**run.sh**
```bash
#!/bin/bash
# the make line also repeats each setting of config.mk as NAME=value (left out here)
make -C /OpenROAD-flow-scripts/flow DESIGN_CONFIG=/design/flow/config.mk WORK_HOME=/design/flow/orfs CLKGATE_MAP_FILE= finish
```
**config.mk**
```make
export PLATFORM = sky130hd
export DESIGN_NAME = AHBPERIPH
export DESIGN_NICKNAME = AHBPERIPH
export VERILOG_FILES = /design/flow/design.v
export SDC_FILE = /design/flow/constraint.sdc
export NUM_CORES = 4
export LEC_CHECK = 0
export CAP_MARGIN = 20
export CORE_MARGIN = 2
export CORE_UTILIZATION = 11
export PLACE_DENSITY = 0.6
export SLEW_MARGIN = 20
```
**constraint.sdc**
```tcl
create_clock -name core_clock -period 11.7 [get_ports {HCLK}]
set_input_delay 2.3400 -clock core_clock [delete_from_list [all_inputs] [get_ports {HCLK}]]
set_output_delay 2.3400 -clock core_clock [all_outputs]
set_load 0.01 [all_outputs]
```
**design.v**
```verilog
module AHBDCD(
  input wire [31:0] HADDR,
  output wire HSEL_S0,
  output wire HSEL_S1,
  output wire HSEL_S2,
  output wire HSEL_S3,
  output wire HSEL_S4,
  output wire HSEL_S5,
  output wire HSEL_S6,
  output wire HSEL_S7,
  output wire HSEL_S8,
  output wire HSEL_S9,
  output wire HSEL_NOMAP,
  output reg [3:0] MUX_SEL
    );
reg [15:0] dec;
assign HSEL_S0 = dec[0];    
assign HSEL_S1 = dec[1];    
assign HSEL_S2 = dec[2];    
assign HSEL_S3 = dec[3];    
assign HSEL_S4 = dec[4];    
assign HSEL_S5 = dec[5];    
assign HSEL_S6 = dec[6];    
assign HSEL_S7 = dec[7];    
assign HSEL_S8 = dec[8];    
assign HSEL_S9 = dec[9];    
assign HSEL_NOMAP = dec[15];  
always@*
begin
  case(HADDR[31:24])
    8'h00: 						 
      begin
        dec = 16'b0000_0000_00000001;
        MUX_SEL = 4'b0000;
      end
    8'h50: 						 
      begin
        dec = 16'b0000_0000_0000_0010;
        MUX_SEL = 4'b0001;
      end
    8'h51: 						 
      begin
        dec =16'b0000_0000_0000_0100;
        MUX_SEL = 4'b0010;
      end   
    8'h52:  					 
      begin
        dec = 16'b0000_0000_0000_1000;
        MUX_SEL = 4'b0011;
      end
    8'h53: 						 
      begin
        dec = 16'b0000_0000_0001_0000;
        MUX_SEL = 4'b0100;
      end
    8'h54:						 
      begin
        dec = 16'b0000_0000_0010_0000;
        MUX_SEL = 4'b0101;
      end
    8'h55:						 
      begin
        dec = 16'b0000_0000_0100_0000;
        MUX_SEL = 4'b0110;
      end
    8'h56:						 
      begin
        dec = 16'b0000_0000_1000_0000;
        MUX_SEL = 4'b0111;
      end
    8'h57: 						 
      begin
        dec = 16'b0000_0001_0000_0000;
        MUX_SEL = 4'b1000;
      end
    8'h58:						 
      begin
        dec = 16'b0000_0010_0000_0000;
        MUX_SEL = 4'b1001;
      end
    default:  
      begin
        dec = 16'b1000_0000_00000000;
        MUX_SEL = 4'b1111;
      end
  endcase
end
endmodule
module AHBMUX(
  input wire HCLK,
  input wire HRESETn,
  input wire [3:0] MUX_SEL,
  input wire [31:0] HRDATA_S0,		
  input wire [31:0] HRDATA_S1,
  input wire [31:0] HRDATA_S2,
  input wire [31:0] HRDATA_S3,
  input wire [31:0] HRDATA_S4,
  input wire [31:0] HRDATA_S5,
  input wire [31:0] HRDATA_S6,
  input wire [31:0] HRDATA_S7,
  input wire [31:0] HRDATA_S8,
  input wire [31:0] HRDATA_S9,
  input wire [31:0] HRDATA_NOMAP,
  input wire HREADYOUT_S0,
  input wire HREADYOUT_S1,
  input wire HREADYOUT_S2,
  input wire HREADYOUT_S3,
  input wire HREADYOUT_S4,
  input wire HREADYOUT_S5,
  input wire HREADYOUT_S6,
  input wire HREADYOUT_S7,
  input wire HREADYOUT_S8,
  input wire HREADYOUT_S9,
  input wire HREADYOUT_NOMAP,
  output reg HREADY,
  output reg [31:0] HRDATA
);
  reg [3:0] APHASE_MUX_SEL;			 
  always@ (posedge HCLK or negedge HRESETn)
  begin
    if(!HRESETn)
      APHASE_MUX_SEL <= 4'h0;
    else if(HREADY)						 
      APHASE_MUX_SEL <= MUX_SEL;
  end
  always@*
  begin
    case(APHASE_MUX_SEL)
      4'b0000: begin						 
        HRDATA = HRDATA_S0;
        HREADY = HREADYOUT_S0;
      end
      4'b0001: begin
        HRDATA = HRDATA_S1;
        HREADY = HREADYOUT_S1;
      end
      4'b0010: begin
        HRDATA = HRDATA_S2;
        HREADY = HREADYOUT_S2;
      end
      4'b0011: begin
        HRDATA = HRDATA_S3;
        HREADY = HREADYOUT_S3;
      end
      4'b0100: begin
        HRDATA = HRDATA_S4;
        HREADY = HREADYOUT_S4;
      end
      4'b0101: begin
        HRDATA = HRDATA_S5;
        HREADY = HREADYOUT_S5;
      end
      4'b0110: begin
        HRDATA = HRDATA_S6;
        HREADY = HREADYOUT_S6;
      end
      4'b0111: begin
        HRDATA = HRDATA_S7;
        HREADY = HREADYOUT_S7;
      end
      4'b1000: begin
        HRDATA = HRDATA_S8;
        HREADY = HREADYOUT_S8;
      end
      4'b1001: begin
        HRDATA = HRDATA_S9;
        HREADY = HREADYOUT_S9;
      end
      default: begin            
        HRDATA = HRDATA_NOMAP;
        HREADY = HREADYOUT_NOMAP;
      end
    endcase
  end
endmodule
module BAUDGEN
(
  input wire clk,
  input wire resetn,
  input wire write_enable,
  input wire [15:0] divisor,
  output wire baudtick
);
reg [21:0] count_reg;
wire [21:0] count_next;
reg [15:0] count_div;
always @ (posedge clk, negedge resetn)
  begin
    if(!resetn) begin
      count_reg <= 0;
      count_div <= 16'd162;
    end 
    else if (write_enable) begin
      count_div <= (divisor == 16'd326) ? {16'd326} :
                   (divisor == 16'd162) ? {16'd162} :
                   (divisor == 16'd81) ?  {16'd81} :
                   (divisor == 16'd54) ?  {16'd54} :
                   (divisor == 16'd27) ?  {16'd27} :
                                          {16'd162} ;
      count_reg  <= 0;
    end                                         
    else
      count_reg <= count_next;
end
assign count_next = ((count_reg == count_div) ? 0 : count_reg + 1'b1);
assign baudtick = ((count_reg == count_div) ? 1'b1 : 1'b0);
endmodule
module FIFO #(parameter DWIDTH=8, AWIDTH=1)
(
  input wire clk,
  input wire resetn,
  input wire rd,
  input wire wr,
  input wire [DWIDTH-1:0] w_data,
  output wire empty,
  output wire full,
  output wire [DWIDTH-1:0] r_data
);
  reg [DWIDTH-1:0] array_reg [2**AWIDTH-1:0];
  reg [AWIDTH-1:0] w_ptr_reg;
  reg [AWIDTH-1:0] w_ptr_next;
  reg [AWIDTH-1:0] w_ptr_succ;
  reg [AWIDTH-1:0] r_ptr_reg;
  reg [AWIDTH-1:0] r_ptr_next;
  reg [AWIDTH-1:0] r_ptr_succ;
  reg full_reg;
  reg empty_reg;
  reg full_next;
  reg empty_next;
  wire w_en;
  always @ (posedge clk)
    if(w_en)
    begin
      array_reg[w_ptr_reg] <= w_data;
    end
  assign r_data = array_reg[r_ptr_reg];   
  assign w_en = wr & ~full_reg;           
  always @ (posedge clk, negedge resetn)
  begin
    if(!resetn)
      begin
        w_ptr_reg <= 0;
        r_ptr_reg <= 0;
        full_reg <= 1'b0;
        empty_reg <= 1'b1;
      end
    else
      begin
        w_ptr_reg <= w_ptr_next;
        r_ptr_reg <= r_ptr_next;
        full_reg <= full_next;
        empty_reg <= empty_next;
      end
  end
  always @*
  begin
    w_ptr_succ = w_ptr_reg + 1;
    r_ptr_succ = r_ptr_reg + 1;
    w_ptr_next = w_ptr_reg;
    r_ptr_next = r_ptr_reg;
    full_next = full_reg;
    empty_next = empty_reg;
    case({w_en,rd})
      2'b01:
        if(~empty_reg)
          begin
            r_ptr_next = r_ptr_succ;
            full_next = 1'b0;
            if (r_ptr_succ == w_ptr_reg)
              empty_next = 1'b1;
          end
      2'b10:
        if(~full_reg)
          begin
            w_ptr_next = w_ptr_succ;
            empty_next = 1'b0;
            if (w_ptr_succ == r_ptr_reg)
              full_next = 1'b1;
          end
      2'b11:
        begin
          w_ptr_next = w_ptr_succ;
          r_ptr_next = r_ptr_succ;
        end
    endcase
  end
  assign full = full_reg;
  assign empty = empty_reg;
endmodule
module UART_TX(
  input wire clk,
  input wire resetn,
  input wire tx_start,        
  input wire b_tick,           
  input wire [7:0] d_in,       
  input wire parity_en,
  input wire parity_odd,
  output reg tx_done,          
  output wire tx               
  );
  localparam [2:0] idle_st   = 3'b000;
  localparam [2:0] start_st  = 3'b001;
  localparam [2:0] data_st   = 3'b010;
  localparam [2:0] parity_st = 3'b011;
  localparam [2:0] stop_st   = 3'b100;
  reg [2:0] current_state;
  reg [2:0] next_state;
  reg [3:0] b_reg;           
  reg [3:0] b_next;
  reg [2:0] count_reg;       
  reg [2:0] count_next;
  reg [7:0] data_reg;        
  reg [7:0] data_next;
  reg tx_reg;                
  reg tx_next;
  reg parity_reg;
  reg parity_next;
  always @(posedge clk, negedge resetn)
  begin
    if(!resetn)
      begin
        current_state <= idle_st;
        b_reg <= 0;
        count_reg <= 0;
        data_reg <= 0;
        tx_reg <= 1'b1;
        parity_reg <= 1'b0;
      end
    else
      begin
        current_state <= next_state;
        b_reg <= b_next;
        count_reg <= count_next;
        data_reg <= data_next;
        tx_reg <= tx_next;
        parity_reg <= parity_next;
      end
  end
  always @*
  begin
    next_state = current_state;
    tx_done = 1'b0;
    b_next = b_reg;
    count_next = count_reg;
    data_next = data_reg;
    tx_next = tx_reg;
    parity_next = parity_reg;
    case(current_state)
      idle_st:
      begin
        tx_next = 1'b1;
        if(tx_start)
        begin
          next_state = start_st;
          b_next = 0;
          data_next = d_in;
          parity_next = parity_en ? (parity_odd ? ~(^d_in) : ^d_in) : 1'b0;
        end
      end
      start_st:  
      begin
        tx_next = 1'b0;
        if(b_tick)
          if(b_reg==15)
            begin
              next_state = data_st;
              b_next = 0;
              count_next = 0;
            end
          else
            b_next = b_reg + 1;
      end
      data_st:  
      begin
        tx_next = data_reg[0];
        if(b_tick)
          if(b_reg == 15)
            begin
              b_next = 0;
              data_next = data_reg >> 1;
              if(count_reg == 7)     
                next_state = parity_en ? parity_st : stop_st;
              else
                count_next = count_reg + 1;
            end
          else
            b_next = b_reg + 1;
      end
      parity_st:  
      begin
        tx_next = parity_reg;
        if(b_tick)
          if(b_reg == 15)
            begin
              next_state = stop_st;
              b_next = 0;
            end
          else
            b_next = b_reg + 1;
      end
      stop_st:  
      begin
        tx_next = 1'b1;
        if(b_tick)
          if(b_reg == 15)    
            begin
              next_state = idle_st;
              tx_done = 1'b1;
            end
          else
            b_next = b_reg + 1;
      end
    endcase
  end
  assign tx = tx_reg;
endmodule
module UART_RX(
  input wire clk,
  input wire resetn,
  input wire b_tick,         
  input wire rx,             
  input wire parity_en,
  input wire parity_odd,
  output reg parity_err,
  output reg rx_done,        
  output wire [7:0] dout     
  );
  localparam [2:0] idle_st   = 3'b000;
  localparam [2:0] start_st  = 3'b001;
  localparam [2:0] data_st   = 3'b010;
  localparam [2:0] parity_st = 3'b011;
  localparam [2:0] stop_st   = 3'b100;
  reg [2:0] current_state;
  reg [2:0] next_state;
  reg [3:0] b_reg;  
  reg [3:0] b_next;
  reg [2:0] count_reg;  
  reg [2:0] count_next;
  reg [7:0] data_reg;  
  reg [7:0] data_next;
  reg parity_err_next;
  always @ (posedge clk, negedge resetn)
  begin
    if(!resetn)
      begin
        current_state <= idle_st;
        b_reg <= 0;
        count_reg <= 0;
        data_reg <=0;
        parity_err <= 1'b0;
      end
    else
      begin
        current_state <= next_state;
        b_reg <= b_next;
        count_reg <= count_next;
        data_reg <= data_next;
        parity_err <= parity_err_next;
      end
  end
  always @*
  begin
    next_state = current_state;
    b_next = b_reg;
    count_next = count_reg;
    data_next = data_reg;
    rx_done = 1'b0;
    parity_err_next = parity_err;
    case(current_state)
      idle_st:
        if(~rx)
          begin
            next_state = start_st;
            b_next = 0;
          end
      start_st:
        if(b_tick)
          if(b_reg == 7)
            begin
              next_state = data_st;
              b_next = 0;
              count_next = 0;
            end
          else
            b_next = b_reg + 1'b1;
      data_st:
        if(b_tick)
          if(b_reg == 15)
            begin
              b_next = 0;
              data_next = {rx, data_reg [7:1]};
              if(count_next == 7)  
                next_state = parity_en ? parity_st : stop_st;
              else
                count_next = count_reg + 1'b1;
            end
          else
            b_next = b_reg + 1;
      parity_st:
        if (b_tick)
          if (b_reg == 15)
            begin
              b_next = 0;
              if (parity_odd)
              begin
                if (rx == ^data_reg)  
                  parity_err_next = 1'b1;
                else
                  parity_err_next = 1'b0;
              end 
              else
              begin
                if (rx == ^data_reg)
                  parity_err_next = 1'b0;
                else
                  parity_err_next = 1'b1;
              end
              next_state = stop_st;
            end 
          else 
            b_next = b_reg + 1;
      stop_st:
        if(b_tick)
          if(b_reg == 15)  
            begin
              next_state = idle_st;
              rx_done = 1'b1;
            end
          else
           b_next = b_reg + 1;
    endcase
  end
  assign dout = data_reg;
endmodule
module AHBUART(
  input wire         HCLK,
  input wire         HRESETn,
  input wire  [31:0] HADDR,
  input wire  [1:0]  HTRANS,
  input wire  [31:0] HWDATA,
  input wire         HWRITE,
  input wire         HREADY,
  output wire        HREADYOUT,
  output wire [31:0] HRDATA,
  input wire         HSEL,
  input wire         RsRx,   
  output wire        RsTx,   
  output wire uart_irq   
);
  localparam DATA_ADDR = 8'h00;
  localparam BAUD_ADDR = 8'h04;
  localparam PARITY_ADDR = 8'h08;
  localparam STATUS_ADDR = 8'h0C;
  wire [7:0] uart_wdata;  
  wire [7:0] uart_rdata;
  wire uart_wr;
  wire uart_rd;
  wire [7:0] tx_data;
  wire [7:0] rx_data;
  wire [7:0] status;
  wire tx_full;
  wire tx_empty;
  wire rx_full;
  wire rx_empty;
  wire tx_done;
  wire rx_done;
  wire b_tick;
  reg [1:0] last_HTRANS;
  reg [31:0] last_HADDR;
  reg last_HWRITE;
  reg last_HSEL;
  reg [15:0] BAUD_DIVISOR;
  reg w_baudgen;
  reg [7:0] PARITY_REGISTER;
  wire uart_parity_err;
  always@ (posedge HCLK)
  begin
    if(HREADY)
    begin
      last_HTRANS <= HTRANS;
      last_HWRITE <= HWRITE;
      last_HSEL <= HSEL;
      last_HADDR <= HADDR;
    end
  end
  assign HREADYOUT = ~tx_full;
  assign uart_wr = last_HTRANS[1] & last_HWRITE & last_HSEL & (last_HADDR[7:0]==8'h00);
  assign uart_rd = last_HTRANS[1] & ~last_HWRITE & last_HSEL & (last_HADDR[7:0]==8'h00);
  always @(posedge HCLK, negedge HRESETn)
  begin
    if(!HRESETn)
      begin
        BAUD_DIVISOR <= 16'd326;  
        PARITY_REGISTER <= 16'd0;
        w_baudgen <= 1'b0;
      end
    else if(last_HTRANS[1] & last_HWRITE & last_HSEL &  last_HADDR[7:0] == BAUD_ADDR & HREADYOUT)
      begin
        BAUD_DIVISOR <= HWDATA[15:0];
        w_baudgen <= 1'b1;
      end
    else if(last_HTRANS[1] & last_HWRITE & last_HSEL &  last_HADDR[7:0] == PARITY_ADDR)
      begin
        PARITY_REGISTER <= HWDATA[15:0];
      end
    else
      begin
        w_baudgen <= 1'b0;
      end
  end
  assign uart_wdata = HWDATA[7:0];
  assign HRDATA = (last_HADDR[7:0] == DATA_ADDR) ? {24'h000000, uart_rdata} :
                  (last_HADDR[7:0] == BAUD_ADDR) ? {16'h0000, BAUD_DIVISOR} :
                  (last_HADDR[7:0] == PARITY_ADDR) ? {16'h0000, PARITY_REGISTER} :
                  (last_HADDR[7:0] == STATUS_ADDR) ? {24'h000000, status} :
                  32'h00000000;
  assign status = {5'b00000, tx_full, rx_empty, uart_parity_err};  
  assign uart_irq = ~rx_empty; 
  BAUDGEN uBAUDGEN(
    .clk(HCLK),
    .resetn(HRESETn),
    .write_enable(w_baudgen),
    .divisor(BAUD_DIVISOR),
    .baudtick(b_tick)
  );
  FIFO  
   #(.DWIDTH(8), .AWIDTH(4))
	uFIFO_TX 
  (
    .clk(HCLK),
    .resetn(HRESETn),
    .rd(tx_done),
    .wr(uart_wr),
    .w_data(uart_wdata[7:0]),
    .empty(tx_empty),
    .full(tx_full),
    .r_data(tx_data[7:0])
  );
  FIFO 
   #(.DWIDTH(8), .AWIDTH(4))
	uFIFO_RX(
    .clk(HCLK),
    .resetn(HRESETn),
    .rd(uart_rd),
    .wr(rx_done),
    .w_data(rx_data[7:0]),
    .empty(rx_empty),
    .full(rx_full),
    .r_data(uart_rdata[7:0])
  );
  UART_RX uUART_RX(
    .clk(HCLK),
    .resetn(HRESETn),
    .b_tick(b_tick),
    .rx(RsRx),
    .parity_en(PARITY_REGISTER[1]),
    .parity_odd(PARITY_REGISTER[0]),
    .parity_err(uart_parity_err),
    .rx_done(rx_done),
    .dout(rx_data[7:0])
  );
  UART_TX uUART_TX(
    .clk(HCLK),
    .resetn(HRESETn),
    .tx_start(!tx_empty),
    .b_tick(b_tick),
    .d_in(tx_data[7:0]),
    .parity_en(PARITY_REGISTER[1]),
    .parity_odd(PARITY_REGISTER[0]),
    .tx_done(tx_done),
    .tx(RsTx)
  );
endmodule
module prescaler(
  input wire inclk,
  input wire resetn,
  output wire outclk
    );
reg [3:0] counter;
always @(posedge inclk, negedge resetn)
  if (!resetn)
    counter <= 4'b0000;
  else
    counter <= counter + 1'b1;
assign outclk = counter == 4'b1111;
endmodule
module AHBTIMER(
	input wire HCLK,
	input wire HRESETn,
  input wire [31:0] HADDR,
  input wire [31:0] HWDATA,
  input wire [1:0] HTRANS,
  input wire HWRITE,
  input wire HSEL,
  input wire HREADY,
  input wire capture_event,
  output wire [31:0] HRDATA,
	output wire HREADYOUT,
	output wire PWM_OUT,
  output reg timer_irq
);
  localparam [7:0] LDADDR = 8'h00;    
  localparam [7:0] VALADDR = 8'h04;   
  localparam [7:0] CTLADDR = 8'h08;   
  localparam [7:0] CLRADDR = 8'h0C;   
  localparam [7:0] CMPADDR = 8'h10;
  localparam [7:0] CAPTADDR = 8'h14; 
  localparam [2:0] FREE_RUN = 3'b000;
  localparam [2:0] PERIODIC = 3'b001;
  localparam [2:0] COMPARE  = 3'b010;
  localparam [2:0] PWM      = 3'b011;
  localparam [2:0] CAPTURE  = 3'b100;
  localparam st_idle = 1'b0;
  localparam st_count = 1'b1;
  reg current_state;
  reg next_state;
  reg [31:0] value_next;
  reg timer_irq_next;
  reg t_out_next;
  reg [31:0] cap_val_next;
  reg last_HWRITE;
  reg [31:0] last_HADDR;
  reg last_HSEL;
  reg [1:0] last_HTRANS;
  reg [4:0] control;
  reg [31:0] load;
  reg clear;
  reg [31:0] value;
  reg [31:0] cmp_val;
  reg [31:0] cap_val;
  reg t_out;
  wire enable;
  wire [2:0] mode;
  wire clk16;        
  wire timerclk;
  prescaler uprescaler16(
    .inclk(HCLK),
    .resetn(HRESETn),
    .outclk(clk16)
  );
  assign HREADYOUT = 1'b1;  
  always @(posedge HCLK)
    if(HREADY)
      begin
        last_HWRITE <= HWRITE;
        last_HSEL <= HSEL;
        last_HADDR <= HADDR;
        last_HTRANS <= HTRANS;
      end
  assign timerclk = ((control[4]) ? clk16 : 1'b1);   
  assign enable = control[0];
  assign mode = (control[3:1] == FREE_RUN) ? FREE_RUN :
                (control[3:1] == PERIODIC) ? PERIODIC :
                (control[3:1] == COMPARE)  ? COMPARE  :
                (control[3:1] == PWM)      ? PWM      :
                (control[3:1] == CAPTURE)  ? CAPTURE  :
                FREE_RUN;
  always @(posedge HCLK, negedge HRESETn)
    if(!HRESETn)
      control <= 5'b00000;
    else if(last_HWRITE & last_HSEL & last_HTRANS[1])
      if(last_HADDR[7:0] == CTLADDR)
        control <= HWDATA[4:0];
  always @(posedge HCLK, negedge HRESETn)
    if(!HRESETn)
      load <= 32'h0000_0000;
    else if(last_HWRITE & last_HSEL & last_HTRANS[1])
      if(last_HADDR[7:0] == LDADDR)
        load <= HWDATA;
  always @(posedge HCLK, negedge HRESETn)
    if(!HRESETn)
      cmp_val <= 32'h0000_0000;
    else if(last_HWRITE & last_HSEL & last_HTRANS[1])
      if(last_HADDR[7:0] == CMPADDR)
        cmp_val <= HWDATA;
  always @(posedge HCLK, negedge HRESETn)
    if(!HRESETn)
      clear <= 1'b0;
    else if(last_HWRITE & last_HSEL & last_HTRANS[1])
      if(last_HADDR[7:0] == CLRADDR)
        clear <= HWDATA[0];
  always @(posedge HCLK, negedge HRESETn)
    if(!HRESETn)
      timer_irq <= 1'b0;
    else
      timer_irq <= timer_irq_next;
  always @(posedge HCLK, negedge HRESETn)
    if(!HRESETn)
      begin
        current_state <= st_idle;
        value <= 32'h0000_0000;
        t_out <= 1'b1;
        cap_val <= 32'h0000_0000;
      end
    else
      begin
        value <= value_next;
        current_state <= next_state;
        t_out <= t_out_next;
        cap_val <= cap_val_next;
      end
  always @*
  begin
    next_state = current_state;
    value_next = value;
    t_out_next = t_out;
    cap_val_next = cap_val;
    timer_irq_next = (clear) ? 0 : timer_irq;
    case(current_state)
      st_idle:
        if(enable && timerclk)
            begin
              value_next = load;
              next_state = st_count;
              t_out_next = 1'b1;
            end
      st_count:
        if(enable && timerclk)
        begin
          case(mode)
            FREE_RUN: begin
                        if (value == 32'h0000_0000)
                          begin
                            timer_irq_next = 1;
                          end
                        value_next = value - 1;
                      end
            PERIODIC: begin
                        if (value == 32'h0000_0000)
                          begin
                            timer_irq_next = 1;
                            value_next = load;
                          end
                        else
                          value_next = value - 1;
                      end
            COMPARE: begin
                        if (value == cmp_val)
                          begin
                            timer_irq_next = 1;
                            value_next = load;
                          end
                        else
                          value_next = value - 1;
                      end
            PWM: begin
                   if (value == cmp_val)
                     begin
                       timer_irq_next = 1;
                       t_out_next = 1'b0;
                       value_next = value - 1;
                     end
                    else if (value == 32'h0000_0000)
                      begin
                        timer_irq_next = 1;
                        t_out_next = 1'b1;
                        value_next = load;
                      end
                   else
                     value_next = value - 1;
                 end
            CAPTURE: begin
                 if(capture_event)
                   begin
                     cap_val_next = value;
                     timer_irq_next = 1;
                   end
                   value_next = value - 1;
                end
            default: begin
                       value_next = value - 1;
                     end
          endcase
        end
    endcase
  end
  assign HRDATA = (last_HADDR[7:0] == LDADDR) ? load :
                  (last_HADDR[7:0] == VALADDR) ? value :
                  (last_HADDR[7:0] == CTLADDR) ? control :
                  (last_HADDR[7:0] == CMPADDR) ? cmp_val :
                  (last_HADDR[7:0] == CAPTADDR) ? cap_val :
                   32'h0000_0000;
  assign PWM_OUT = t_out;
endmodule
module AHBGPIO(
  input wire HCLK,
  input wire HRESETn,
  input wire [31:0] HADDR,
  input wire [1:0] HTRANS,
  input wire [31:0] HWDATA,
  input wire HWRITE,
  input wire HSEL,
  input wire HREADY,
  input wire [15:0] GPIOIN,
  output wire HREADYOUT,
  output wire [31:0] HRDATA,
  output wire [15:0] GPIOOUT,
  output wire gpio_irq   
  );
  localparam [7:0] gpio_data_addr = 8'h00;
  localparam [7:0] gpio_dir_addr  = 8'h04;
  localparam [7:0] gpio_mask_addr = 8'h08;
  reg [15:0] gpio_dataout;
  reg [15:0] gpio_datain;
  reg [15:0] gpio_dir;
  reg [15:0] gpio_data_next;
  reg [15:0] gpio_mask;
  reg [31:0] last_HADDR;
  reg [1:0] last_HTRANS;
  reg last_HWRITE;
  reg last_HSEL;
  integer i;
  assign HREADYOUT = 1'b1;
  always @(posedge HCLK)
  begin
    if(HREADY)
    begin
      last_HADDR <= HADDR;
      last_HTRANS <= HTRANS;
      last_HWRITE <= HWRITE;
      last_HSEL <= HSEL;
    end
  end
  always @(posedge HCLK, negedge HRESETn)
  begin
    if(!HRESETn)
    begin
      gpio_mask <= 16'h0000;
    end
    else if ((last_HADDR[7:0] == gpio_mask_addr) & last_HSEL & last_HWRITE & last_HTRANS[1])
      gpio_mask <= HWDATA[15:0];
  end
  always @(posedge HCLK, negedge HRESETn)
  begin
    if(!HRESETn)
    begin
      gpio_dir <= 16'h0000;
    end
    else if ((last_HADDR[7:0] == gpio_dir_addr) & last_HSEL & last_HWRITE & last_HTRANS[1])
      gpio_dir <= HWDATA[15:0];
  end
  always @(posedge HCLK, negedge HRESETn)
  begin
    if(!HRESETn)
    begin
      gpio_dataout <= 16'h0000;
    end
    else if ((last_HADDR[7:0] == gpio_data_addr) & last_HSEL & last_HWRITE & last_HTRANS[1])
      gpio_dataout <= ((gpio_dataout & ~(gpio_mask & gpio_dir)) | (HWDATA[15:0] & (gpio_mask & gpio_dir)));
  end
  always @(posedge HCLK, negedge HRESETn)
  begin
    if (!HRESETn)
      gpio_datain <= 16'h0000;
    else begin
      for(i=0; i<16; i=i+1)
      begin
        if(gpio_dir[i] == 1'b1)
          gpio_datain[i] <= gpio_dataout[i];
        else
          gpio_datain[i] <= GPIOIN[i];
      end
    end
  end  
  reg [15:0] prev_GPIOIN;
  reg        gpio_irq_reg;
  always @(posedge HCLK, negedge HRESETn)
  begin
    if (!HRESETn) begin
      prev_GPIOIN  <= 16'h0000;
      gpio_irq_reg <= 1'b0;
    end
    else begin
      if ((GPIOIN & ~gpio_dir) != (prev_GPIOIN & ~gpio_dir))
        gpio_irq_reg <= 1'b1;
      else
        gpio_irq_reg <= 1'b0;
      prev_GPIOIN <= GPIOIN;
    end
  end
  assign gpio_irq = gpio_irq_reg;
  assign HRDATA[31:16] = 16'h0000;
  assign HRDATA[15:0] = gpio_datain;  
  assign GPIOOUT = gpio_dataout;
endmodule
module AHB7SEGDEC(
  input wire HCLK,
  input wire HRESETn,
  input wire [31:0] HADDR,
  input wire [31:0] HWDATA,
  input wire [1:0] HTRANS,
  input wire HWRITE,
  input wire HSEL,
  input wire HREADY,
  output [31:0] HRDATA,
  output HREADYOUT,
  output [6:0] seg,
  output [3:0] an,
  output dp
  );
  localparam [7:0] DIGIT1_ADDR = 4'h0;
  localparam [7:0] DIGIT2_ADDR = 4'h4;
  localparam [7:0] DIGIT3_ADDR = 4'h8;
  localparam [7:0] DIGIT4_ADDR = 4'hC;
  localparam [7:0] DISP_ADDR = 8'h10;
  reg last_HWRITE;
  reg [31:0] last_HADDR;
  reg last_HSEL;
  reg [1:0] last_HTRANS;
  reg [7:0] DIGIT1;
  reg [7:0] DIGIT2;
  reg [7:0] DIGIT3; 
  reg [7:0] DIGIT4;
  reg DISP;
  assign HREADYOUT = 1'b1;  
  always @(posedge HCLK)
    if(HREADY)
      begin
        last_HWRITE <= HWRITE;
        last_HSEL <= HSEL;
        last_HADDR <= HADDR;
        last_HTRANS <= HTRANS;
      end
  always @(posedge HCLK, negedge HRESETn)
  begin
    if(!HRESETn)
	 begin
      DIGIT1 <= 7'b0_0101;
		DIGIT2 <= 7'b0_1110;
		DIGIT3 <= 7'b0_0000;
		DIGIT4 <= 7'b0_0001;
        DISP <= 1'b0;
	 end
    else if(last_HWRITE & last_HSEL & last_HTRANS[1])
	 begin
		if(last_HADDR[7:0] == DIGIT1_ADDR)
        	DIGIT1 <= HWDATA[7:0];
		else if(last_HADDR[7:0] == DIGIT2_ADDR)
			DIGIT2 <= HWDATA[7:0];
		else if(last_HADDR[7:0] == DIGIT3_ADDR)
			DIGIT3 <= HWDATA[7:0];
		else if(last_HADDR[7:0] == DIGIT4_ADDR)
			DIGIT4 <= HWDATA[7:0];
    else if(last_HADDR[7:0] == DISP_ADDR)
			DISP <= HWDATA[7:0];
	  end
	end
  assign HRDATA = (last_HADDR[7:0] == DIGIT1_ADDR) ? {24'h000_0000,DIGIT1} :
                  (last_HADDR[7:0] == DIGIT2_ADDR) ? {24'h000_0000,DIGIT2} :
                  (last_HADDR[7:0] == DIGIT3_ADDR) ? {24'h000_0000,DIGIT3} :
                  (last_HADDR[7:0] == DIGIT4_ADDR) ? {24'h000_0000,DIGIT4} :
                  (last_HADDR[7:0] == DISP_ADDR)   ? {31'h000_0000,DISP}   :
                   32'h0000_0000;
  reg [31:0] counter;
  reg [3:0] ring;
  wire [7:0] code;
  wire [6:0] seg_out;
  assign seg = ~seg_out;
  assign an = ~ring;
  always @(posedge HCLK or negedge HRESETn)
  begin
	if(!HRESETn)
		counter <= 32'h0000_0000;
	else
		counter <= counter + 1'b1;
  end
  always @(posedge HCLK or negedge HRESETn)
  begin
	if(!HRESETn)
		ring <= 4'b0001;
	else if (counter[15:0] == 16'h7FFF)
		ring <= {ring[2:0],ring[3]};
  end
  assign code =
	(ring == 4'b0001) ? DIGIT1[7:0] :
	(ring == 4'b0010) ? DIGIT2[7:0] :
	(ring == 4'b0100) ? DIGIT3[7:0] :
	(ring == 4'b1000) ? DIGIT4[7:0] :
		4'b1110;
	assign dp = ~code[7];
parameter A      = 7'b0000001;
parameter B      = 7'b0000010;
parameter C      = 7'b0000100;
parameter D      = 7'b0001000;
parameter E      = 7'b0010000;
parameter F      = 7'b0100000;
parameter G      = 7'b1000000;
wire [6:0] hex_decoded;
assign hex_decoded =
    (code[6:0] == 7'h0) ? (A|B|C|D|E|F) :
    (code[6:0] == 7'h1) ? (B|C) :
    (code[6:0] == 7'h2) ? (A|B|G|E|D) :
    (code[6:0] == 7'h3) ? (A|B|C|D|G) :
    (code[6:0] == 7'h4) ? (F|B|G|C) :
    (code[6:0] == 7'h5) ? (A|F|G|C|D) : 
    (code[6:0] == 7'h6) ? (A|F|G|C|D|E) :
    (code[6:0] == 7'h7) ? (A|B|C) :
    (code[6:0] == 7'h8) ? (A|B|C|D|E|F|G) :
    (code[6:0] == 7'h9) ? (A|B|C|D|F|G) :
    (code[6:0] == 7'ha) ? (A|F|B|G|E|C) :
    (code[6:0] == 7'hb) ? (F|G|C|D|E) :
    (code[6:0] == 7'hc) ? (A|F|E|D) :
    (code[6:0] == 7'hd) ? (B|C|D|E|G) :
    (code[6:0] == 7'he) ? (A|F|G|E|D) :
    (code[6:0] == 7'hf) ? (A|F|G|E) : 7'b000_0000;
wire [6:0] decimal_decoded;
assign decimal_decoded =
    (code[6:0] == 7'h0) ? (A|B|C|D|E|F) :
    (code[6:0] == 7'h1) ? (B|C) :
    (code[6:0] == 7'h2) ? (A|B|G|E|D) :
    (code[6:0] == 7'h3) ? (A|B|C|D|G) :
    (code[6:0] == 7'h4) ? (F|B|G|C) :
    (code[6:0] == 7'h5) ? (A|F|G|C|D) :
    (code[6:0] == 7'h6) ? (A|F|G|C|D|E) :
    (code[6:0] == 7'h7) ? (A|B|C) :
    (code[6:0] == 7'h8) ? (A|B|C|D|E|F|G) :
    (code[6:0] == 7'h9) ? (A|B|C|D|F|G) :
    7'b000_0000;    
assign seg_out = (DISP) ? decimal_decoded : hex_decoded;
endmodule
module AHBPERIPH(
  input  wire        HCLK,
  input  wire        HRESETn,
  input  wire [31:0] HADDR,
  input  wire [1:0]  HTRANS,
  input  wire        HWRITE,
  input  wire [31:0] HWDATA,
  output wire [31:0] HRDATA,
  output wire        HREADY,
  input  wire        RsRx,
  output wire        RsTx,
  input  wire        capture_event,
  output wire        PWM_OUT,
  input  wire [15:0] GPIOIN,
  output wire [15:0] GPIOOUT,
  output wire [6:0]  seg,
  output wire        dp,
  output wire [3:0]  an,
  output wire        uart_irq,
  output wire        timer_irq,
  output wire        gpio_irq
);
  wire [3:0]  mux_sel;
  wire        hsel_uart, hsel_timer, hsel_gpio, hsel_7seg;
  wire [31:0] hrdata_uart, hrdata_timer, hrdata_gpio, hrdata_7seg;
  wire        hready_uart, hready_timer, hready_gpio, hready_7seg;
  AHBDCD uAHBDCD (
    .HADDR(HADDR),
    .HSEL_S0(),
    .HSEL_S1(),
    .HSEL_S2(hsel_uart),
    .HSEL_S3(hsel_timer),
    .HSEL_S4(hsel_gpio),
    .HSEL_S5(hsel_7seg),
    .HSEL_S6(),
    .HSEL_S7(),
    .HSEL_S8(),
    .HSEL_S9(),
    .HSEL_NOMAP(),
    .MUX_SEL(mux_sel)
  );
  AHBMUX uAHBMUX (
    .HCLK(HCLK),
    .HRESETn(HRESETn),
    .MUX_SEL(mux_sel),
    .HRDATA_S0(32'h0000_0000),
    .HRDATA_S1(32'h0000_0000),
    .HRDATA_S2(hrdata_uart),
    .HRDATA_S3(hrdata_timer),
    .HRDATA_S4(hrdata_gpio),
    .HRDATA_S5(hrdata_7seg),
    .HRDATA_S6(32'h0000_0000),
    .HRDATA_S7(32'h0000_0000),
    .HRDATA_S8(32'h0000_0000),
    .HRDATA_S9(32'h0000_0000),
    .HRDATA_NOMAP(32'hDEADBEEF),
    .HREADYOUT_S0(1'b1),
    .HREADYOUT_S1(1'b1),
    .HREADYOUT_S2(hready_uart),
    .HREADYOUT_S3(hready_timer),
    .HREADYOUT_S4(hready_gpio),
    .HREADYOUT_S5(hready_7seg),
    .HREADYOUT_S6(1'b1),
    .HREADYOUT_S7(1'b1),
    .HREADYOUT_S8(1'b1),
    .HREADYOUT_S9(1'b1),
    .HREADYOUT_NOMAP(1'b1),
    .HRDATA(HRDATA),
    .HREADY(HREADY)
  );
  AHBUART uAHBUART (
    .HCLK(HCLK),
    .HRESETn(HRESETn),
    .HADDR(HADDR),
    .HTRANS(HTRANS),
    .HWDATA(HWDATA),
    .HWRITE(HWRITE),
    .HREADY(HREADY),
    .HREADYOUT(hready_uart),
    .HRDATA(hrdata_uart),
    .HSEL(hsel_uart),
    .RsRx(RsRx),
    .RsTx(RsTx),
    .uart_irq(uart_irq)
  );
  AHB7SEGDEC uAHB7SEGDEC (
    .HCLK(HCLK),
    .HRESETn(HRESETn),
    .HADDR(HADDR),
    .HTRANS(HTRANS),
    .HWDATA(HWDATA),
    .HWRITE(HWRITE),
    .HREADY(HREADY),
    .HREADYOUT(hready_7seg),
    .HRDATA(hrdata_7seg),
    .HSEL(hsel_7seg),
    .seg(seg),
    .an(an),
    .dp(dp)
  );
  AHBTIMER uAHBTIMER (
    .HCLK(HCLK),
    .HRESETn(HRESETn),
    .HADDR(HADDR),
    .HTRANS(HTRANS),
    .HWDATA(HWDATA),
    .HWRITE(HWRITE),
    .HREADY(HREADY),
    .HREADYOUT(hready_timer),
    .HRDATA(hrdata_timer),
    .PWM_OUT(PWM_OUT),
    .HSEL(hsel_timer),
    .capture_event(capture_event),
    .timer_irq(timer_irq)
  );
  AHBGPIO uAHBGPIO (
    .HCLK(HCLK),
    .HRESETn(HRESETn),
    .HADDR(HADDR),
    .HWRITE(HWRITE),
    .HWDATA(HWDATA),
    .HTRANS(HTRANS),
    .HSEL(hsel_gpio),
    .HREADY(HREADY),
    .GPIOIN(GPIOIN),
    .HREADYOUT(hready_gpio),
    .HRDATA(hrdata_gpio),
    .GPIOOUT(GPIOOUT),
    .gpio_irq(gpio_irq)
  );
endmodule
```
==> run_results.csv, run 1 <==
group,metric,value,unit
synthesis,ys_area,30400,um^2
final_layout,nFillCells,30854,
final_layout,nets,2518,
flow_run,warnings,51,
flow_run,drv_cap,0,
sta,finalSetupViolCount,0,
synthesis,yosys.area_share.simple,8.80,%
final_layout,layout.cells.non_filler,6170,
cts,cts_max_level,2,
synthesis,synthTopLogicFamily,"multiplexers",
grt,grt_usage,6.27,%
synthesis,floorplan.nets,2407,
synthesis,synth.top_cell.area_share,31.6,%
synthesis,aoi_share,8.78,%
cts,cts_setup_buffers,0,
sta,max_freq,147,MHz
power,powerSeq,2.68,mW
placement,io_buffers,135,
synthesis,numSynthFlops,675,
sta,hold_violations,0,
sta,fin_crit,6.79,ns
placement,post-place-ws,5.51,ns
sta,slew_headroom,33.3,%
synthesis,fa_ha_area_share,0.864,%
synthesis,flop_cell,"dfrtp_1",
run_status,outcome,"no timing/DRC/antenna violations",
grt,grt_pass1_vias,20068,
critical_path,critPathCapture,"HRDATA[29]",
drt,wl_per_cell,14.7,um
drt,vias,19550,
critical_path,cpMaxStageDelayCell,"and3_2",
floorplanning,core,276000,um^2
synthesis,yosysTopAreaCell,"dfrtp_1",
cts,insertion_delay,0.68,ns
worst_hold_path,min_path_type,"register to register",
synthesis,xor_share,4.00,%
synthesis,syn_area,30400,um^2
sta,period_used_share,58.0,%
sta,tightest_slew,0.992,ns
floorplanning,rows,193,
synthesis,synth.most_common_cell,"dfrtp_1",
cts,cts-root-buf,"clkbuf_16",
cts,cts_tree,"built",
final_layout,final_util,14.0,%
power,largestPowerGroup,"registers",
critical_path,crit_chain,"nor3_2 > and3_2 > a22oi_1 > a21boi_0 > clkdlybuf4s50_1",
critical_path,path_max_fanout,35,
critical_path,critPathArrivalTime,4.45,ns
critical_path,r2r-end,"uAHBUART.uFIFO_RX.array_reg[7][7]$_DFFE_PP_",
floorplanning,dieWidth,530,um
critical_path,r2r_setup_slack,7.48,ns
cts,hold_buffers,0,
cts,clock-sinks,675,
power,swShare,23.7,%
drt,drc,0,
worst_hold_path,holdPathStages,1,
critical_path,critPathLaunch,"uAHB7SEGDEC.last_HADDR[7]$_DFFE_PN_",
worst_hold_path,hold_end,"uAHBTIMER.uprescaler16.counter[0]$_DFF_PN0_",
power,seqPwrFrac,50.9,%
cts,ctsResizeCount,0,
drt,wirelength,90600,um
synthesis,yosys-top-cells-count,"dfrtp_1, edfxtp_1, mux2_2",
power,leakage,13.1,nW
grt,grt_pass1_wl,134000,um
placement,place_congestion,0.801,
synthesis,synthArstFlopShare,60.0,%
critical_path,path_buffers,1,
drt,drt-vias-per-instance,3.17,
grt,gr-total-overflow,0,
drt,ant_nets,0,
sta,skew,0.0519,ns
placement,numPlacedInstances,6051,
critical_path,cp.depth,5,
sta,drv_slew,0,
floorplanning,top_level_ports,153,
power,clock_power_share,42.3,%
critical_path,crit_type,"register to output port",
power,pg_clk,2.23,mW
critical_path,r2r-start,"uAHBUART.uBAUDGEN.count_reg[16]$_DFF_PN0_",
critical_path,cp_data_required_time,9.36,ns
power,peakVddDrop,116,uV
cts,cts_buffers,61,
synthesis,edf_count,270,
synthesis,muxShareOfSynthArea,15.0,%
floorplanning,fp_util,11.0,%
grt,antenna_found_initial,19,
critical_path,reg2reg_depth,7,
synthesis,ys_cells,2299,
power,p_sw,1.25,mW
power,p_int,4.01,mW
synthesis,yosys.stat.seqShare,60.1,%
synthesis,syn_area_per_cell,13.2,um^2
floorplanning,die_area,281000,um^2
synthesis,postSynthCellCount,2299,
synthesis,yosysWarnings,11,
power,comb-power,0.359,mW
cts,cts.clk_slew.worst_paths,0.06,ns
critical_path,slowest_delay,0.94,ns
synthesis,yosysUniqueCellTypes,72,
worst_hold_path,min_from,"uAHBTIMER.uprescaler16.counter[0]$_DFF_PN0_",
critical_path,cpLargestDelayFamily,"simple AND/OR/NAND/NOR gates",
sta,rsz0062_at_grt,"no",
floorplanning,die_y,530,um
sta,fin_ws,4.91,ns
power,comb_power_share,6.8,%
cts,cts_max_path_buffers,3,
sta,setup_tns,0,ns
drt,first_pass_iters,5,
critical_path,start_kind,"register",
synthesis,synth.area.top_cells,"dfrtp_1, edfxtp_1, mux2_2",
final_layout,area_growth,26.7,%
power,p_per_area,137,nW/um^2
placement,place_hpwl,64800,um
drt,drt_iter0_drc,1527,
grt,grt_start_max_net_pins,133,
critical_path,cp-end-kind,"output port",
[layer usage]
metal | vias up | track usage [%] | share of wire (%)
met4 | 10 | 3.99 | 6.7
met2 | 471 | 11.0 | 50
met1 | 10118 | 7.03 | 39
met3 | 153 | 0.975 | 4.3
met5 | - | 0 | 0.063
li1 | 8798 | - | -
[per-stage QoR]
stage                     power (mW)  area (um^2)  hold slack [ns]
after floorplan                 2.90        30400            0.422
after global placement          3.08        36200            0.445
after detailed placement        3.09        36200            0.448
after CTS                       5.32        38500            0.452
after global routing            5.46        38500            0.463
final                           5.26        38500            0.451
[area by class of cell]
| cell class | count | area (um^2) | area share (%) |
|---|---|---|---|
| sequential | 675 | 18300 | 47.4 |
| multi-input combinational | 1433 | 11400 | 29.7 |
| tap | 3705 | 4640 | 12.0 |
| timing repair buffer | 181 | 1730 | 4.48 |
| clock buffer | 79 | 1680 | 4.35 |
| clock inverter | 36 | 561 | 1.45 |
| inverter | 58 | 218 | 0.565 |
| antenna | 3 | 7.51 | 0.0195 |
==> run 2: changes to the inputs <==
ABC_AREA = 1   (was not set)
CAP_MARGIN = 5   (was 20)
CELL_PAD_IN_SITES_GLOBAL_PLACEMENT = 1   (was not set)
CORE_UTILIZATION = 17   (was 11)
CTS_CLUSTER_DIAMETER = 366   (was not set)
GPL_ROUTABILITY_DRIVEN = 1   (was not set)
PLACE_DENSITY = not set   (was 0.6)
PLACE_DENSITY_LB_ADDON = 0.08   (was not set)
SETUP_SLACK_MARGIN = 0.25   (was not set)
TNS_END_PERCENT = 100   (was not set)
clock period = 11.4 ns   (was 11.7 ns; I/O delays follow)
==> run_results.csv, run 2 <==
group,metric,value,unit
power,pg_clk,2.95,mW
power,peakVddDrop,102,uV
drt,wirelength,149000,um
power,p_per_area,139,nW/um^2
power,clock_power_share,51.3,%
synthesis,aoi_share,13.1,%
power,p_total,5.75,mW
cts,insertion_delay,0.72,ns
synthesis,yosysUniqueCellTypes,61,
power,p_sw,1.41,mW
floorplanning,die_y,452,um
floorplanning,fp_util,17.1,%
drt,first_pass_iters,5,
cts,clock-sinks,675,
sta,setup_tns,0,ns
critical_path,slowest_delay,0.69,ns
critical_path,cpLargestDelayFamily,"AND-OR/OR-AND gates",
grt,grt_start_max_net_pins,130,
critical_path,critPathArrivalTime,4.71,ns
critical_path,critPathLaunch,"uAHBUART.uFIFO_RX.r_ptr_reg[0]$_DFFE_PN0P_",
synthesis,synth.top_cell.area_share,28.2,%
drt,drc,0,
synthesis,syn_area_per_cell,8.45,um^2
synthesis,ys_cells,4030,
cts,cts_tree,"built",
critical_path,path_max_fanout,69,
critical_path,reg2reg_depth,11,
sta,rsz0062_at_grt,"no",
floorplanning,dieWidth,452,um
drt,drt_iter0_drc,1814,
power,comb-power,0.210,mW
grt,grt_pass1_wl,214000,um
power,largestPowerGroup,"clock",
synthesis,synthArstFlopShare,60.0,%
synthesis,synthTopLogicFamily,"simple AND/OR/NAND/NOR gates",
cts,cts_setup_buffers,0,
cts,cts-root-buf,"clkbuf_16",
final_layout,final_util,20.8,%
cts,hold_buffers,0,
drt,ant_nets,0,
critical_path,r2r-end,"uAHBUART.uFIFO_RX.array_reg[14][2]$_DFFE_PP_",
synthesis,yosys-top-cells-count,"nand2_1, inv_1, o21ai_0",
critical_path,cp.depth,8,
synthesis,syn_area,34100,um^2
critical_path,crit_chain,"buf_4 > inv_2 > buf_4 > a21oi_1 > o311ai_0 > a21oi_1 > o31ai_1 > clkdlybuf4s50_1",
power,p_int,4.34,mW
synthesis,xor_share,2.98,%
final_layout,nFillCells,22109,
floorplanning,core,199000,um^2
critical_path,r2r-start,"uAHBUART.uBAUDGEN.count_reg[17]$_DFF_PN0_",
sta,max_freq,143,MHz
sta,fin_crit,6.99,ns
floorplanning,die_area,204000,um^2
flow_run,warnings,54,
grt,grt_usage,14.5,%
final_layout,nets,4248,
sta,hold_violations,0,
floorplanning,top_level_ports,153,
power,leakage,17.9,nW
sta,finalSetupViolCount,0,
critical_path,start_kind,"register",
synthesis,fa_ha_area_share,0.771,%
synthesis,yosys.stat.seqShare,53.6,%
synthesis,edf_count,270,
cts,cts_max_level,3,
synthesis,synth.most_common_cell,"nand2_1",
power,swShare,24.5,%
power,seqPwrFrac,45.1,%
cts,cts_buffers,94,
sta,tightest_slew,1.09,ns
critical_path,crit_type,"register to output port",
worst_hold_path,min_from,"uAHBTIMER.uprescaler16.counter[0]$_DFF_PN0_",
critical_path,path_buffers,4,
flow_run,drv_cap,0,
critical_path,cp-end-kind,"output port",
grt,grt_pass1_vias,27912,
critical_path,cp_data_required_time,9.12,ns
synthesis,yosysWarnings,11,
grt,antenna_found_initial,7,
critical_path,critPathCapture,"HRDATA[3]",
cts,cts.clk_slew.worst_paths,0.06,ns
synthesis,flop_cell,"dfrtp_1",
synthesis,synth.area.top_cells,"dfrtp_1, edfxtp_1, nand2_1",
drt,drt-vias-per-instance,4.04,
synthesis,ys_area,34100,um^2
worst_hold_path,holdPathStages,1,
power,powerSeq,2.59,mW
drt,wl_per_cell,21.6,um
placement,place_congestion,0.762,
cts,ctsResizeCount,0,
critical_path,r2r_setup_slack,7.72,ns
floorplanning,rows,164,
final_layout,comb_area,13400,um^2
final_layout,layout.cells.non_filler,6875,
power,comb_power_share,3.6,%
synthesis,yosysTopAreaCell,"dfrtp_1",
synthesis,yosys.area_share.simple,22.2,%
drt,vias,27798,
placement,place_hpwl,102000,um
placement,io_buffers,135,
critical_path,cpMaxStageDelayCell,"o31ai_1",
worst_hold_path,hold_end,"uAHBTIMER.uprescaler16.counter[0]$_DFF_PN0_",
final_layout,regArea,18300,um^2
sta,skew,0.0250,ns
sta,period_used_share,61.3,%
final_layout,area_growth,21.9,%
run_status,outcome,"no timing/DRC/antenna violations",
cts,cts_max_path_buffers,3,
grt,gr-total-overflow,0,
sta,slew_headroom,26.9,%
placement,numPlacedInstances,6700,
sta,drv_slew,0,
synthesis,postSynthCellCount,4030,
synthesis,floorplan.nets,4138,
worst_hold_path,min_path_type,"register to register",
synthesis,numSynthFlops,675,
synthesis,muxShareOfSynthArea,0.0294,%
[run 2: routing by layer]
metal / track usage (%) / wire length, um / up-vias
met5: 0 / 0 / -
met4: 3.26 / 2580 / 0
met3: 1.69 / 3890 / 132
met2: 24.7 / 72500 / 384
met1: 19.5 / 69800 / 13631
li1: - / - / 13651
[run 2: area by class of cell]
class	instances	share of cell area, %
Inverter	470	4.25
Antenna cell	2	0.0121
Tap cell	2656	8.00
Multi-Input combinational cell	2709	32.2
Timing Repair Buffer	190	4.29
Clock buffer	143	6.69
Sequential cell	675	44.0
Clock inverter	30	0.579
[run 2: per-stage QoR]
| stage | hold slack [ns] | setup slack [ns] | instance area [um^2] |
|---|---|---|---|
| after floorplan | 0.422 | 7.17 | 34100 |
| after global placement | 0.451 | 4.70 | 38500 |
| after detailed placement | 0.457 | 4.69 | 38500 |
| after CTS | 0.465 | 3.87 | 41500 |
| after global routing | 0.497 | 3.88 | 41500 |
| final | 0.463 | 4.41 | 41500 |
==> run 3: changes to the inputs <==
ABC_AREA = not set   (was 1)
CAP_MARGIN = 15   (was 5)
CELL_PAD_IN_SITES_GLOBAL_PLACEMENT = not set   (was 1)
CORE_UTILIZATION = 70   (was 17)
CTS_CLUSTER_DIAMETER = 28   (was 366)
CTS_CLUSTER_SIZE = 36   (was not set)
GPL_ROUTABILITY_DRIVEN = not set   (was 1)
PLACE_DENSITY_LB_ADDON = not set   (was 0.08)
SETUP_SLACK_MARGIN = 1.21   (was 0.25)
TNS_END_PERCENT = not set   (was 100)
clock period = 4.07 ns   (was 11.4 ns; I/O delays follow)
==> run_results.csv, run 3 <==
group,metric,value,unit
synthesis,xor_share,4.00,%
critical_path,r2r-start,"uAHBTIMER.value[28]$_DFFE_PN0P_",
final_layout,nFillCells,1119,
final_layout,nets,2774,
critical_path,start_kind,"register",
run_status,violatedChecks,"negative setup slack",
grt,antenna_found_initial,12,
power,leakage,15.8,nW
synthesis,ys_cells,2299,
critical_path,cp.depth,10,
critical_path,slowest_delay,0.77,ns
flow_run,drv_cap,0,
sta,max_freq,219,MHz
sta,tightest_slew,1.43,ns
power,peakVddDrop,601,uV
cts,cts_tree,"built",
critical_path,path_max_fanout,5,
grt,gr-total-overflow,0,
synthesis,numSynthFlops,675,
synthesis,yosysTopAreaCell,"dfrtp_1",
cts,cts_buffers,137,
synthesis,synthArstFlopShare,60.0,%
final_layout,comb_area,12700,um^2
synthesis,yosysWarnings,11,
critical_path,cpLargestDelayFamily,"AND-OR/OR-AND gates",
cts,cts-root-buf,"clkbuf_16",
critical_path,critPathLaunch,"uAHB7SEGDEC.last_HADDR[1]$_DFFE_PN_",
critical_path,crit_type,"register to output port",
cts,cts.clk_slew.worst_paths,0.05,ns
cts,clock-sinks,675,
floorplanning,die_y,212,um
worst_hold_path,min_path_type,"input port to asynchronous set/reset pin",
placement,place_congestion,0.943,
critical_path,cp_data_required_time,3.26,ns
final_layout,regArea,18300,um^2
critical_path,critPathArrivalTime,3.75,ns
floorplanning,dieWidth,212,um
flow_run,warnings,59,
grt,grt_usage,46.0,%
floorplanning,die_area,45100,um^2
synthesis,yosysUniqueCellTypes,72,
synthesis,ys_area,30400,um^2
grt,grt_start_max_net_pins,102,
placement,io_buffers,135,
sta,fin_crit,4.56,ns
synthesis,postSynthCellCount,2299,
synthesis,synth.most_common_cell,"dfrtp_1",
power,swShare,25.6,%
synthesis,syn_area,30400,um^2
critical_path,critPathCapture,"HRDATA[6]",
sta,fin_ws,-0.492,ns
power,pg_clk,11.7,mW
drt,drt_iter0_drc,6116,
drt,first_pass_iters,15,
power,p_per_area,518,nW/um^2
cts,cts_max_path_buffers,3,
synthesis,floorplan.nets,2407,
sta,drv_slew,0,
synthesis,flop_cell,"dfrtp_1",
cts,cts_max_level,4,
floorplanning,fp_util,70.8,%
cts,hold_buffers,0,
drt,vias,27283,
drt,ant_nets,0,
synthesis,yosys-top-cells-count,"dfrtp_1, edfxtp_1, mux2_2",
synthesis,yosys.area_share.simple,8.80,%
sta,hold_violations,0,
critical_path,r2r_setup_slack,0,ns
grt,grt_pass1_vias,24551,
run_status,outcome,"complete, but fails checks",
synthesis,syn_area_per_cell,13.2,um^2
critical_path,r2r-end,"uAHBTIMER.value[18]$_DFFE_PN0P_",
power,p_total,20.9,mW
synthesis,synth.area.top_cells,"dfrtp_1, edfxtp_1, mux2_2",
sta,slew_headroom,3.80,%
sta,finalSetupViolCount,14,
critical_path,cp-end-kind,"output port",
floorplanning,core,43000,um^2
final_layout,area_growth,32.7,%
placement,place_hpwl,50800,um
critical_path,crit_path_frequent_cell,"buf_4",
sta,period_used_share,112,%
synthesis,fa_ha_area_share,0.864,%
power,p_int,15.6,mW
sta,skew,0.0395,ns
power,p_sw,5.36,mW
drt,drc,0,
synthesis,edf_count,270,
synthesis,synthTopLogicFamily,"multiplexers",
power,clock_power_share,56.2,%
power,largestPowerGroup,"clock",
cts,insertion_delay,0.75,ns
grt,grt_pass1_wl,151000,um
power,comb-power,1.32,mW
critical_path,crit_chain,"buf_6 > nor3_4 > buf_4 > and3_4 > buf_4 > a22oi_1 > nand2_1 > a221oi_1 > o211ai_1 > buf_2",
drt,wirelength,130000,um
synthesis,yosys.stat.seqShare,60.1,%
power,powerSeq,7.85,mW
power,comb_power_share,6.3,%
placement,post-place-ws,0.281,ns
power,seqPwrFrac,37.5,%
drt,drt-vias-per-instance,8.09,
synthesis,muxShareOfSynthArea,15.0,%
critical_path,path_buffers,4,
critical_path,reg2reg_depth,9,
drt,wl_per_cell,38.6,um
floorplanning,rows,76,
floorplanning,top_level_ports,153,
critical_path,cpMaxStageDelayCell,"a221oi_1",
synthesis,aoi_share,8.78,%
synthesis,synth.top_cell.area_share,31.6,%
sta,rsz0062_at_grt,"yes",
[run 3: metrics by stage]
step / hold slack (ns) / utilization [%] / area, um^2 / instances / setup TNS, ns
2_1_floorplan: 0.422 / - / 30500 / 2299 / 0
3_3_place_gp: 0.434 / 76.1 / 32700 / 2954 / 0
3_5_place_dp: 0.445 / 76.1 / 32700 / 2954 / 0
4_1_cts: 0.183 / 90.7 / 39000 / 3287 / 0
5_1_grt: 0.195 / 93.8 / 40300 / 3361 / -3.19
6_report: 0.102 / 93.9 / 40300 / 3374 / -3.82
[run 3: metal layers]
layer  vias up  GRT usage (%)  share of wire (%)
li1       9427              -                  -
met1     12902           56.0                 29
met2      3506           71.6                 43
met3      1421           15.2                 16
met4        27           27.9                 11
met5         -          0.556               0.44
[run 3: timing repair]
| action | CTS | global route |
|---|---|---|
| pin swaps | 78 | 83 |
| buffers inserted | 81 | 67 |
| cloned | 9 | 1 |
| setup endpoints to repair | 341 | 279 |
| resized | 375 | 177 |
[run 3: cell type report]
type                            count  share of cell area [%]
Sequential cell                   675                    45.3
Multi-Input combinational cell   1434                    31.5
Clock buffer                      181                    9.77
Timing Repair Buffer              360                    9.12
Tap cell                          585                    1.81
Clock inverter                     62                    1.78
Inverter                           58                   0.546
Antenna cell                       19                   0.118
==> run 4: changes to the inputs <==
CAP_MARGIN = 20   (was 15)
CORE_UTILIZATION = 63   (was 70)
CTS_CLUSTER_DIAMETER = not set   (was 28)
CTS_CLUSTER_SIZE = not set   (was 36)
MAX_ROUTING_LAYER = met4   (was not set)
PLACE_DENSITY = 0.6   (was not set)
SETUP_SLACK_MARGIN = not set   (was 1.21)
clock period = 6.8 ns   (was 4.07 ns; I/O delays follow)
==> run_results.csv, run 4 <==
group,metric,value,unit
sta,tightest_slew,1.05,ns
cts,hold_buffers,0,
sta,fin_crit,5.79,ns
synthesis,ys_cells,2299,
worst_hold_path,holdPathStages,1,
critical_path,cp_data_required_time,5.44,ns
synthesis,synth.most_common_cell,"dfrtp_1",
power,comb-power,0.604,mW
floorplanning,rows,80,
power,powerSeq,4.62,mW
floorplanning,dieWidth,224,um
cts,cts_tree,"built",
drt,insertedDiodeCount,0,
power,p_sw,2.09,mW
power,seqPwrFrac,51.0,%
power,leakage,13.2,nW
grt,grt_pass1_vias,19486,
cts,ctsResizeCount,0,
critical_path,crit_type,"register to output port",
floorplanning,top_level_ports,153,
power,p_total,9.06,mW
cts,clock-sinks,675,
sta,rsz0062_at_grt,"no",
cts,cts_setup_buffers,0,
cts,cts.clk_slew.worst_paths,0.05,ns
synthesis,yosysTopAreaCell,"dfrtp_1",
critical_path,critPathArrivalTime,4.43,ns
sta,skew,0.0227,ns
critical_path,critPathLaunch,"uAHB7SEGDEC.last_HADDR[7]$_DFFE_PN_",
synthesis,muxShareOfSynthArea,15.0,%
drt,drt_iter0_drc,2008,
placement,place_hpwl,48500,um
floorplanning,die_y,224,um
drt,drc,0,
synthesis,edf_count,270,
critical_path,start_kind,"register",
flow_run,drv_cap,0,
synthesis,ys_area,30400,um^2
critical_path,r2r-start,"uAHBUART.uBAUDGEN.count_reg[16]$_DFF_PN0_",
critical_path,critPathCapture,"HRDATA[0]",
drt,vias,19667,
synthesis,fa_ha_area_share,0.864,%
cts,cts_max_path_buffers,3,
drt,wirelength,73800,um
worst_hold_path,hold_end,"uAHBTIMER.uprescaler16.counter[0]$_DFF_PN0_",
critical_path,crit_chain,"nor4_1 > nand3_1 > buf_4 > nand2_1 > a221oi_1 > a21oi_1 > a2111oi_0 > o21ai_0 > clkdlybuf4s50_1",
synthesis,yosys.stat.seqShare,60.1,%
placement,place_congestion,0.912,
critical_path,path_buffers,2,
cts,cts_max_level,3,
sta,drv_slew,0,
power,pg_clk,3.83,mW
synthesis,yosys-top-cells-count,"dfrtp_1, edfxtp_1, mux2_2",
sta,finalSetupViolCount,0,
placement,io_buffers,135,
synthesis,synthTopLogicFamily,"multiplexers",
critical_path,cp-end-kind,"output port",
critical_path,path_max_fanout,26,
floorplanning,die_area,50000,um^2
sta,period_used_share,85.1,%
power,largestPowerGroup,"registers",
synthesis,flop_cell,"dfrtp_1",
critical_path,slowest_delay,0.91,ns
sta,hold_violations,0,
synthesis,xor_share,4.00,%
sta,max_freq,173,MHz
power,comb_power_share,6.7,%
power,p_per_area,261,nW/um^2
critical_path,r2r-end,"uAHBUART.uFIFO_RX.array_reg[2][5]$_DFFE_PP_",
drt,ant_nets,0,
power,clock_power_share,42.3,%
critical_path,cp.depth,9,
synthesis,yosys.area_share.simple,8.80,%
cts,cts_buffers,71,
power,swShare,23.1,%
synthesis,postSynthCellCount,2299,
critical_path,reg2reg_depth,8,
floorplanning,fp_util,63.8,%
synthesis,synth.area.top_cells,"dfrtp_1, edfxtp_1, mux2_2",
flow_run,warnings,56,
critical_path,cpMaxStageDelayCell,"nor4_1",
drt,drt-vias-per-instance,6.38,
grt,antenna_found_initial,1,
power,peakVddDrop,219,uV
synthesis,synth.top_cell.area_share,31.6,%
final_layout,nFillCells,3234,
floorplanning,core,47600,um^2
grt,grt_pass1_wl,114000,um
critical_path,r2r_setup_slack,2.65,ns
synthesis,yosysUniqueCellTypes,72,
final_layout,nets,2523,
run_status,outcome,"no timing/DRC/antenna violations",
synthesis,synthArstFlopShare,60.0,%
grt,grt_start_max_net_pins,148,
grt,gr-total-overflow,0,
worst_hold_path,min_path_type,"register to register",
synthesis,numSynthFlops,675,
sta,slew_headroom,29.3,%
synthesis,syn_area_per_cell,13.2,um^2
grt,grt_usage,30.9,%
drt,wl_per_cell,23.9,um
power,p_int,6.96,mW
critical_path,cpLargestDelayFamily,"simple AND/OR/NAND/NOR gates",
synthesis,syn_area,30400,um^2
drt,first_pass_iters,6,
sta,setup_tns,0,ns
cts,cts-root-buf,"clkbuf_16",
cts,insertion_delay,0.61,ns
synthesis,aoi_share,8.78,%
worst_hold_path,min_from,"uAHBTIMER.uprescaler16.counter[0]$_DFF_PN0_",
synthesis,floorplan.nets,2407,
final_layout,area_growth,14.0,%
synthesis,yosysWarnings,11,
run 4: cell type report:
type,count,area [um^2],share of cell area [%]
clock buffer,101,2050,5.93
clock inverter,26,251,0.725
inverter,58,218,0.628
multi-input combinational,1433,11400,32.9
sequential,675,18300,52.7
tap,615,769,2.22
timing repair buffer,176,1700,4.89
run 4: stage by stage:
stage / cell area, um^2 / hold WS, ns / std cells / utilization, % / setup slack [ns]
2_1_floorplan: 30400 / 0.422 / 2299 / - / 2.99
3_3_place_gp: 32300 / 0.435 / 2955 / 67.9 / 1.83
3_5_place_dp: 32400 / 0.444 / 2957 / 67.9 / 1.74
4_1_cts: 34700 / 0.455 / 3084 / 72.8 / 1.09
5_1_grt: 34700 / 0.487 / 3084 / 72.8 / 0.827
6_report: 34700 / 0.448 / 3084 / 72.8 / 1.01
run 4: routing by layer:
metal / vias to the layer above / global-route usage [%] / share of wire [%]
met2: 713 / 47.6 / 48
met3: 132 / 5.25 / 6.6
met5: - / - / 0
li1: 8833 / - / -
met4: 0 / 8.02 / 2.3
met1: 9989 / 43.5 / 43
==> run 5: changes to the inputs <==
CORE_UTILIZATION = 56   (was 63)
MAX_ROUTING_LAYER = not set   (was met4)
PLACE_DENSITY = not set   (was 0.6)
clock period = 4.63 ns   (was 6.8 ns; I/O delays follow)
==> run_results.csv, run 5 <==
group,metric,value,unit
run_status,outcome,"no timing/DRC/antenna violations",
critical_path,critPathArrivalTime,3.60,ns
floorplanning,fp_util,56.6,%
synthesis,syn_area,30400,um^2
synthesis,edf_count,270,
synthesis,yosys.stat.seqShare,60.1,%
drt,drt-vias-per-instance,6.18,
floorplanning,die_area,56200,um^2
synthesis,yosysWarnings,11,
grt,antenna_found_initial,0,
worst_hold_path,min_path_type,"input port to asynchronous set/reset pin",
sta,period_used_share,97.8,%
drt,vias,19868,
synthesis,numSynthFlops,675,
grt,grt_usage,27.4,%
critical_path,critPathCapture,"HRDATA[6]",
flow_run,warnings,54,
power,comb-power,0.891,mW
critical_path,r2r-start,"uAHBTIMER.value[0]$_DFFE_PN0P_",
synthesis,synthArstFlopShare,60.0,%
synthesis,xor_share,4.00,%
cts,cts-root-buf,"clkbuf_16",
synthesis,yosysTopAreaCell,"dfrtp_1",
power,leakage,13.4,nW
sta,drv_slew,0,
cts,cts_max_level,3,
cts,cts_buffers,73,
critical_path,reg2reg_depth,10,
synthesis,synth.most_common_cell,"dfrtp_1",
synthesis,syn_area_per_cell,13.2,um^2
cts,cts_tree,"built",
final_layout,area_growth,15.5,%
grt,grt_pass1_vias,19810,
critical_path,path_buffers,2,
critical_path,path_max_fanout,23,
placement,io_buffers,135,
synthesis,aoi_share,8.78,%
final_layout,nets,2567,
final_layout,final_util,65.4,%
drt,wl_per_cell,23.5,um
sta,rsz0062_at_grt,"no",
critical_path,critPathLaunch,"uAHBMUX.APHASE_MUX_SEL[2]$_DFF_PN0_",
power,largestPowerGroup,"registers",
final_layout,nFillCells,3983,
power,powerSeq,6.78,mW
placement,place_area,32700,um^2
drt,ant_nets,0,
synthesis,postSynthCellCount,2299,
power,pg_clk,5.56,mW
sta,fin_ws,0.104,ns
placement,place_congestion,0.839,
sta,setup_tns,0,ns
critical_path,cp_data_required_time,3.70,ns
critical_path,cpMaxStageDelayCell,"dfrtp_1",
critical_path,crit_chain,"nor3_1 > nand3_1 > nor2_2 > buf_4 > a221oi_1 > o211ai_1 > clkdlybuf4s50_1",
critical_path,slowest_delay,0.66,ns
placement,post-place-ws,0.456,ns
synthesis,yosys.area_share.simple,8.80,%
drt,drt_iter0_drc,1758,
synthesis,fa_ha_area_share,0.864,%
flow_run,drv_cap,0,
critical_path,r2r-end,"uAHBTIMER.value[30]$_DFFE_PN0P_",
grt,grt_pass1_wl,117000,um
drt,wirelength,75700,um
sta,finalSetupViolCount,0,
critical_path,cp.depth,7,
critical_path,crit_type,"register to output port",
floorplanning,dieWidth,237,um
grt,grt_start_max_net_pins,103,
final_layout,layout.cells.non_filler,3214,
sta,hold_violations,0,
synthesis,flop_cell,"dfrtp_1",
synthesis,synth.area.top_cells,"dfrtp_1, edfxtp_1, mux2_2",
synthesis,muxShareOfSynthArea,15.0,%
sta,finalHoldWorstSlack,0.407,ns
synthesis,ys_cells,2299,
power,peakVddDrop,317,uV
critical_path,start_kind,"register",
cts,clock-sinks,675,
floorplanning,top_level_ports,153,
floorplanning,core,53700,um^2
power,p_int,10.1,mW
sta,max_freq,221,MHz
floorplanning,die_y,237,um
critical_path,cpLargestDelayFamily,"buffers and inverters",
synthesis,yosys-top-cells-count,"dfrtp_1, edfxtp_1, mux2_2",
power,p_per_area,377,nW/um^2
synthesis,ys_area,30400,um^2
drt,insertedDiodeCount,0,
critical_path,r2r_setup_slack,1.15,ns
cts,cts.clk_slew.worst_paths,0.06,ns
power,swShare,23.5,%
final_layout,stdcell_area,35100,um^2
sta,tightest_slew,0.965,ns
power,p_total,13.2,mW
synthesis,yosysUniqueCellTypes,72,
placement,place_hpwl,50700,um
synthesis,floorplan.nets,2407,
power,p_sw,3.11,mW
floorplanning,rows,85,
drt,drc,0,
grt,gr-total-overflow,0,
power,seqPwrFrac,51.2,%
sta,slew_headroom,35.3,%
cts,insertion_delay,0.62,ns
sta,skew,0.0231,ns
placement,numPlacedInstances,3069,
drt,first_pass_iters,5,
power,comb_power_share,6.7,%
power,clock_power_share,42.0,%
synthesis,synth.top_cell.area_share,31.6,%
sta,fin_crit,4.53,ns
cts,cts_max_path_buffers,3,
critical_path,cp-end-kind,"output port",
synthesis,synthTopLogicFamily,"multiplexers",
[run 5: repair_timing]
item                                    CTS  global route
hold buffers                              0             0
cloned                                    0             0
buffers inserted                          0            11
gates resized                             4            14
endpoints found under the setup margin    4            14
[run 5: area by class of cell]
class | instances | area (um^2) | area share, %
well taps | 696 | 871 | 2.48
clock buffers | 101 | 2000 | 5.70
flip-flops and latches | 675 | 18300 | 52.0
inverters | 58 | 218 | 0.620
repair buffers | 218 | 2040 | 5.81
clock inverters | 33 | 275 | 0.784
multi-input cells | 1433 | 11400 | 32.6
[run 5: per-layer routing]
metal,vias up,share of wire (%),GRT usage (%)
met2,605,46,41.9
met3,108,5.5,4.77
met1,10222,46,40.5
met5,-,0,0
li1,8933,-,-
met4,0,2.5,8.06
Power figures rest on the tool's default switching activity, not on a simulated workload.
